== lane 1 ==
==> flow/design.v (excerpt) <==
module rgb2hsv(
        input clock,
        input reset_n,
        input in_valid,
        input [7:0] in_red,
        input [7:0] in_green,
        input [7:0] in_blue,
        input in_visual,
        input in_done,
        output out_valid,
        output [7:0] out_red,
        output [7:0] out_green,
        output [7:0] out_blue,
        output [7:0] out_hue,
        output [7:0] out_saturation,
        output [7:0] out_brightness,
        output out_visual,
        output out_done
    );
Size: roughly 6500 cells after synthesis, roughly 310 flip-flops, about 0.043 mm² of cells after synthesis.
==> flow/config.mk <==
export PLATFORM = sky130hd
export DESIGN_NAME = rgb2hsv
export DESIGN_NICKNAME = rgb2hsv
export VERILOG_FILES = /design/flow/design.v
export SDC_FILE = /design/flow/constraint.sdc
export NUM_CORES = 4
export LEC_CHECK = 0
export ABC_AREA = 1
export CAP_MARGIN = 20
export CORE_MARGIN = 2
export CORE_UTILIZATION = 72
export CTS_CLUSTER_SIZE = 34
export PLACE_DENSITY_LB_ADDON = 0.26
export SLEW_MARGIN = 20
==> flow/constraint.sdc <==
create_clock -name core_clock -period 60.5 [get_ports {clock}]
set_input_delay 12.1000 -clock core_clock [delete_from_list [all_inputs] [get_ports {clock}]]
set_output_delay 12.1000 -clock core_clock [all_outputs]
set_load 0.01 [all_outputs]
run.sh (not shown) runs the stock make flow with config.mk's settings and CLKGATE_MAP_FILE=.
To summarise lane 1: no stage aborted, but the layout did not pass its checks, failing on negative setup slack.
Input changes introduced in lane 2 (baseline for comparison: lane 1):
# lane 1
export LEC_CHECK = 0
export ABC_AREA = 1
export CAP_MARGIN = 20
export CORE_MARGIN = 2
export CORE_UTILIZATION = 72
export CTS_CLUSTER_SIZE = 34
export PLACE_DENSITY_LB_ADDON = 0.26
export SLEW_MARGIN = 20
create_clock -name core_clock -period 60.5 [get_ports {clock}]
# lane 2
export LEC_CHECK = 0
export CAP_MARGIN = 20
export CORE_MARGIN = 2
export CORE_UTILIZATION = 28
export SLEW_MARGIN = 20
create_clock -name core_clock -period 76.2 [get_ports {clock}]
==> comparison <==
Lane 2 | status: complete | timing, DRC, antenna: pass
The final weighted congestion of routability-driven global placement number comes out lower for lane 2 vs lane 1.
Compare lane 1 and lane 2 | count of TritonRoute iterations in the first routing pass lower: lane 2
Comparing lane 1 and lane 2, final cell count is higher on lane 1.
In lane 2, utilization is lower than in lane 1.
| overall chip area | lane 2 vs lane 1 | 110% higher |
Relative to lane 1, count of buffering cells on the critical path with inverters included has decreased by 69 in lane 2.
Fmax delta (lane 2 − lane 1): unfavourable
Compared to lane 1, the router laid down less metal wire for lane 2.
What lane 3 does differently from lane 2 at the input level:
# lane 2
export LEC_CHECK = 0
export CAP_MARGIN = 20
export CORE_MARGIN = 2
export CORE_UTILIZATION = 28
export SLEW_MARGIN = 20
create_clock -name core_clock -period 76.2 [get_ports {clock}]
# lane 3
export LEC_CHECK = 0
export ABC_AREA = 1
export CAP_MARGIN = 20
export CORE_MARGIN = 2
export CORE_UTILIZATION = 72
export CTS_CLUSTER_SIZE = 34
export PLACE_DENSITY_LB_ADDON = 0.26
export SLEW_MARGIN = 20
create_clock -name core_clock -period 60.8 [get_ports {clock}]
==> comparison <==
[flow] lane 3 | stages: complete | final checks: fail | reason: negative setup slack
[compare] base=lane 2 new=lane 3: number of max-slew violations in the final report level; core utilization moved up; setup slack moved down; post-CTS repair timing setup buffer count moved up.
Diff lane 2 -> lane 3: maximum fanout along the worst path went down by 2.
Delta (lane 3 minus lane 2): number of endpoints failing setup at the final stage went up 3.
What lane 4 does differently from lane 3 at the input level:
# lane 3
export LEC_CHECK = 0
export ABC_AREA = 1
export CAP_MARGIN = 20
export CORE_MARGIN = 2
export CORE_UTILIZATION = 72
export CTS_CLUSTER_SIZE = 34
export PLACE_DENSITY_LB_ADDON = 0.26
export SLEW_MARGIN = 20
create_clock -name core_clock -period 60.8 [get_ports {clock}]
# lane 4
export LEC_CHECK = 0
export CAP_MARGIN = 20
export CORE_MARGIN = 2
export CORE_UTILIZATION = 40
export SLEW_MARGIN = 20
create_clock -name core_clock -period 76.2 [get_ports {clock}]
--- outcome ---
Lane 3 vs lane 4, cell at the slowest stage of the critical path: sky130_fd_sc_hd__fa_1 vs sky130_fd_sc_hd__or4_4
~same register clock-pin slew on the reported worst setup and hold paths in lane 4 and lane 3
Lane 3 -> lane 4: maximum frequency decreased by more than 10%
Summary of lane 4 over lane 3: total wire length after detailed routing fell by about 27%; synthesized chip area reported by yosys fell by 0.0068 mm².
Diff lane 4 and lane 3: number of antenna violations at the first check in global routing higher in lane 3
Across lane 3 and lane 4, a clean result was obtained everywhere but in lane 3.
Layout checks on lane 3: not met. Flow itself completed; violations: negative setup slack.
Side by side, via count turned out lower in lane 4 than in lane 3.
--- input diff lane 4..lane 5 ---
# lane 4
export LEC_CHECK = 0
export CAP_MARGIN = 20
export CORE_MARGIN = 2
export CORE_UTILIZATION = 40
export SLEW_MARGIN = 20
create_clock -name core_clock -period 76.2 [get_ports {clock}]
# lane 5
export LEC_CHECK = 0
export CAP_MARGIN = 15
export CORE_MARGIN = 2
export CORE_UTILIZATION = 72
export SLEW_MARGIN = 20
create_clock -name core_clock -period 67.8 [get_ports {clock}]
Notes after the runs:
- From the logs: lane 5 reached the end of the flow and failed the layout checks with negative setup slack.
- Across both runs, share of the clock period used by the worst path was higher for lane 5 than for lane 4.
- Of lane 4 and lane 5, the higher non-clock buffer count belongs to lane 5.
- Lane 5 falls short of lane 4 in total via count after detailed routing.

========
build 51:
rgb2hsv again, from the RTL that the note above started with.
clock: 52.8 ns
lec_check: 0
abc_area: 1
cap_margin: 0
core_margin: 2
core_utilization: 72
cts_cluster_size: 32
max_routing_layer: met4
place_density: 0.62
setup_slack_margin: -2.0
slew_margin: 20
Build 51 did not run to completion, as it errored out during clock tree synthesis.
Input-level comparison between build 67 and build 51:
- setting CTS_CLUSTER_DIAMETER to 274 for the first time
- removing PLACE_DENSITY (formerly 0.62)
- removing MAX_ROUTING_LAYER (formerly met4)
- removing SETUP_SLACK_MARGIN (formerly -2.0)
- changing CAP_MARGIN from 0 to 15
- changing CTS_CLUSTER_SIZE from 32 to 16
- changing the clock period (ns, I/O delays scaled along) from 52.8 to 67.8
### Flow results
- Build 51 did not finish: a tool error stopped it during clock tree synthesis.
- Build 67 has completed all stages; timing, DRC and antenna checks passed.
- Build 67 against build 51; area of placed instances is down by more than 10%.
- Comparing build 67 against build 51, there is no change at all in sequential area share after synthesis.
- Delta (build 67 minus build 51): number of buffers inserted by port buffering was more or less identical, and-or/or-and share of the synthesized area barely changed.
- From build 67 to build 51, chip height did not move at all.
- Compared with build 51, build 67 shows final RePlAce weighted congestion that has gone down by a few percent.
- The half-perimeter wire length of the detailed placement result in build 67 sits about 30% below the value recorded for build 51.
> inputs changed (build 67 -> build 89)
- CTS_CLUSTER_DIAMETER: 274 -> unset
- CAP_MARGIN: 15 -> 20
- PLACE_DENSITY_LB_ADDON: unset -> 0.26
- CTS_CLUSTER_SIZE: 16 -> 34
- the clock period (ns, I/O delays scaled along): 67.8 -> 60.7
Notes after the runs:
Final checks on build 89, whose flow otherwise completed, came back failing, citing negative setup slack.
Diff build 89..build 67 | synthesized cell count | unchanged
Comparing build 89 and build 67, the higher post-route cell area was measured on build 89.
The run with more setup slack is build 67; build 89 has less.
Cmp build 89 and build 67 / final critical path time including I/O delays and setup / higher: build 67
Global-route wire length before repair | build 89 above build 67
Inputs modified between build 89 and build 41:
- PLACE_DENSITY now 0.42, previously not set
- CTS_CLUSTER_SIZE now 98, was 34
- PLACE_DENSITY_LB_ADDON no longer set, was 0.26
- CTS_CLUSTER_DIAMETER now 260, previously not set
- the clock period (ns, I/O delays scaled along) now 49.5, was 60.7
==> results <==
The log for build 41 ends in clock tree synthesis with error DPL-0038, so the run never completed. Relative to build 89, setup slack after placement has decreased by 8.05 ns in build 41. Any difference in die size between build 41 and build 89 is small enough to ignore. As far as number of cells in Yosys stat goes, build 41 and build 89 are indistinguishable; the numbers are identical. The sequential-to-total area share from yosys stat on build 41 is in line with that on build 89. Relative to build 89, post-placement cell count increased by about 18% in build 41. From build 41 to build 89, synthesized cell count did not move at all. Relative to build 89, the post-detailed-placement cell area of build 41 is higher by 23%. Relative to build 89, the final weighted congestion in routability-driven placement measured on build 41 has increased by a few percent. The number of placed I/O pins was comparable across build 41 and build 89.
Inputs modified between build 41 and build 30:
- a change of CORE_UTILIZATION from 72 to 69
- a change of PLACE_DENSITY from 0.42 to 0.86
==> comparison <==
Summary of build 30 over build 41: number of placement rows +about 2.2%, simple-gate share of the synthesized area held, number of instances in the placed design picked up an extra about 0.7%, setup slack after placement moved up. Changes observed in build 30 relative to build 41: routability-driven placement congestion ratio fell about 2%, cell count in the Yosys report barely changed, total cell area reported by yosys after synthesis closely matched the old numbers. Against build 41 as the reference, build 30 delivers a lower initial core utilization. Build 30 did not run to completion, as it errored out during global routing. Between build 41 and build 30, die area increased.
